// alu_add
module alu_add (
    input   logic           clk_i,
    input   logic           rst_i,
    input   logic [36:0]    left_i,      
    input   logic [36:0]    right_i,     
    output  logic           in_ready_o,
    input   logic           in_valid_i,
    output  logic [36:0]    result_o,    
    input   logic           out_ready_i,
    output  logic           out_valid_o
);
Size in the first run: roughly 1000 cells after synthesis, about 120 flip-flops, ~8700 um^2 of cells after synthesis.
export LEC_CHECK = 0
export CAP_MARGIN = 20
export CORE_MARGIN = 2
export CORE_UTILIZATION = 72
export CTS_CLUSTER_DIAMETER = 104
export CTS_CLUSTER_SIZE = 14
export HOLD_SLACK_MARGIN = 0.26
export PLACE_DENSITY_LB_ADDON = 0.15
export SETUP_SLACK_MARGIN = 0.47
export SLEW_MARGIN = 20
create_clock -name core_clock -period 1.56 [get_ports {clk_i}]
run.sh (not shown) runs the stock make flow with config.mk's settings and CLKGATE_MAP_FILE=.
The first run did not get past detailed placement (DPL-0038).
Edit:
- CTS_CLUSTER_DIAMETER: 104 -> not set
- CTS_CLUSTER_SIZE: 14 -> 80
- HOLD_SLACK_MARGIN: 0.26 -> not set
- PLACE_DENSITY: not set -> 0.37
- PLACE_DENSITY_LB_ADDON: 0.15 -> not set
- SETUP_SLACK_MARGIN: 0.47 -> not set
- clock period: 1.56 -> 3.94 ns (I/O delays scaled with it)
What happened: Now the flow finished with setup timing left; synthesized area does not change; die area does not change; synthesized cell count is unchanged.
Edit:
- CORE_UTILIZATION: 72 -> 40
- CTS_CLUSTER_SIZE: 80 -> not set
- PLACE_DENSITY: 0.37 -> not set
- clock period: 3.94 -> 10.0 ns (I/O delays scaled with it)
Result: This time the run completed without violations; via count falls by 22%; die area rises by about 80%; core utilization falls by 42 points.
Edit:
- CTS_CLUSTER_DIAMETER: not set -> 379
- CTS_CLUSTER_SIZE: not set -> 98
- PLACE_DENSITY: not set -> 0.38
Routed wire length goes up by about 4.5%.
Utilization hardly moves.
Worst setup slack got worse by 18 ps.
Clock-buffer cell count goes down by 1.
Sequential power decreases by about 0.6%.
Hold slack improved by 20 ps.
Edit:
- ABC_AREA: not set -> 1
- CELL_PAD_IN_SITES_DETAIL_PLACEMENT: not set -> 2
- CORE_ASPECT_RATIO: not set -> 0.51
- CORE_MARGIN: 2 -> 6
- CTS_CLUSTER_DIAMETER: 379 -> not set
- CTS_CLUSTER_SIZE: 98 -> not set
- GPL_ROUTABILITY_DRIVEN: not set -> 1
- HOLD_SLACK_MARGIN: not set -> 0.06
- MIN_ROUTING_LAYER: not set -> met2
- PLACE_DENSITY: 0.38 -> 0.87
- SETUP_SLACK_MARGIN: not set -> -0.57
- SLEW_MARGIN: 20 -> 25
=>
- The new run did not get past clock tree synthesis
- synthesized area rises by about 0.7%
- synthesized cell count rises by about 33%
- die area rises by about 12%

* * *

## wip/lagoon
alu_add again, from the RTL that the note above started with.
## alu_add
module alu_add (
    input   logic           clk_i,
    input   logic           rst_i,
    input   logic [36:0]    left_i,      
    input   logic [36:0]    right_i,     
    output  logic           in_ready_o,
    input   logic           in_valid_i,
    output  logic [36:0]    result_o,    
    input   logic           out_ready_i,
    output  logic           out_valid_o
);
Settings: LEC_CHECK=0, CAP_MARGIN=35, CORE_MARGIN=2, CORE_UTILIZATION=72, CTS_CLUSTER_SIZE=31, MAX_ROUTING_LAYER=met5, PLACE_DENSITY=0.84, SLEW_MARGIN=15, TNS_END_PERCENT=45; clock period 3.96 ns.
In wip/lagoon the implementation completed, yet the final layout does not meet the checks, the culprit being setup timing.
[inputs] wip/quartz vs wip/lagoon
- changing CTS_CLUSTER_SIZE from 31 to 32
- changing CORE_UTILIZATION from 72 to 70
- setting HOLD_SLACK_MARGIN to 0.29 for the first time
- changing PLACE_DENSITY from 0.84 to 0.65
- changing the clock period (ns, I/O delays scaled along) from 3.96 to 3.79
[summary]
- Of the runs wip/quartz and wip/lagoon, none of them finished clean.
- ~same final estimated routing congestion in global placement in wip/quartz and wip/lagoon
- Diff wip/quartz..wip/lagoon | gate count of the mapped netlist | unchanged
- Re proportion of register bits with asynchronous set or reset after synthesis: no difference whatsoever between wip/lagoon and wip/quartz.
- Lower die width goes to wip/lagoon over wip/quartz.
- Higher area of the die was reported by wip/quartz, not wip/lagoon.
- wip/lagoon → wip/quartz: number of buffers added to fix hold violations after cts comparable, placement row count comparable.
What wip/ember does differently from wip/quartz at the input level:
- swapping 70 for 68 in CORE_UTILIZATION
- putting PLACE_DENSITY_LB_ADDON at 0.05 where nothing was set
- clearing PLACE_DENSITY, which used to be 0.65
- clearing HOLD_SLACK_MARGIN, which used to be 0.29
- swapping 32 for 98 in CTS_CLUSTER_SIZE
- putting CTS_CLUSTER_DIAMETER at 331 where nothing was set
- putting SETUP_SLACK_MARGIN at 0.76 where nothing was set
- swapping 3.79 for 6.2 in the clock period (ns, I/O delays scaled along)
- Summary of wip/quartz and wip/ember: one run falls short of a clean finish, namely wip/quartz.
- wip/quartz did not finish; a tool error ended it in 5_1_grt.
- Summary of wip/ember over wip/quartz: number of cells upsized or downsized after cts went down 15; post-synthesis instance area held.
- Floorplan die width (wip/ember vs. wip/quartz) increases slightly
- wip/quartz and wip/ember ended up with roughly the same synthesized cell count.
- wip/ember against wip/quartz: number of buffers inserted by post-CTS setup repair lost 4, die area increased about 3%, core utilization before placement lower, number of placed instances with taps included went down 24, number of buffer cells added on primary ports has remained practically unchanged.
- On compound-gate portion of the synthesized area, wip/ember and wip/quartz are neck and neck.
- Looking at wip/ember and wip/quartz, the global placement routability congestion is a wash.
Relative to wip/ember, the following input files were edited for wip/pepper:
- clearing SETUP_SLACK_MARGIN, which used to be 0.76
- swapping 331 for 351 in CTS_CLUSTER_DIAMETER
- swapping 45 for 15 in TNS_END_PERCENT
- swapping 68 for 50 in CORE_UTILIZATION
==> results <==
wip/pepper vs. wip/ember: final critical delay including setup and external delays went up by 0.017 ns.
Relative to wip/ember, area added between synthesis and finish has increased by 1.6 points in wip/pepper.
Going from wip/ember to wip/pepper, final clock period utilization by the worst path now sits higher, internal power component now sits higher, count of flip-flops with a built-in enable after synthesis now sits at about the same level.
Between wip/ember and wip/pepper, the final-layout clock buffer total is lower for wip/pepper.
Changes in wip/onyx relative to wip/pepper:
- swapping 15 for 45 in TNS_END_PERCENT
- swapping 50 for 47 in CORE_UTILIZATION
- clearing CTS_CLUSTER_SIZE, which used to be 98
- clearing CTS_CLUSTER_DIAMETER, which used to be 351
- swapping 6.2 for 3.23 in the clock period (ns, I/O delays scaled along)
- wip/onyx: complete, dirty (setup timing)
- [compare] base=wip/pepper new=wip/onyx: part of the power in the clock network shrank by 4.8 points, power of the combinational group grew by 180%, fmax grew by about 30%.
- Comparing wip/onyx with wip/pepper, the relative slew slack came out essentially unchanged.
- | site row count | lower: wip/pepper |
- wip/onyx: via count 8.3% above wip/pepper
- Delta(routability congestion estimate from global placement, wip/onyx - wip/pepper) > 0
- wip/pepper → wip/onyx: total of endpoints with negative setup slack in the final report now sits higher; minimum clock period after layout now sits lower.
No activity file was given, so power comes from the tool's default toggle rates.
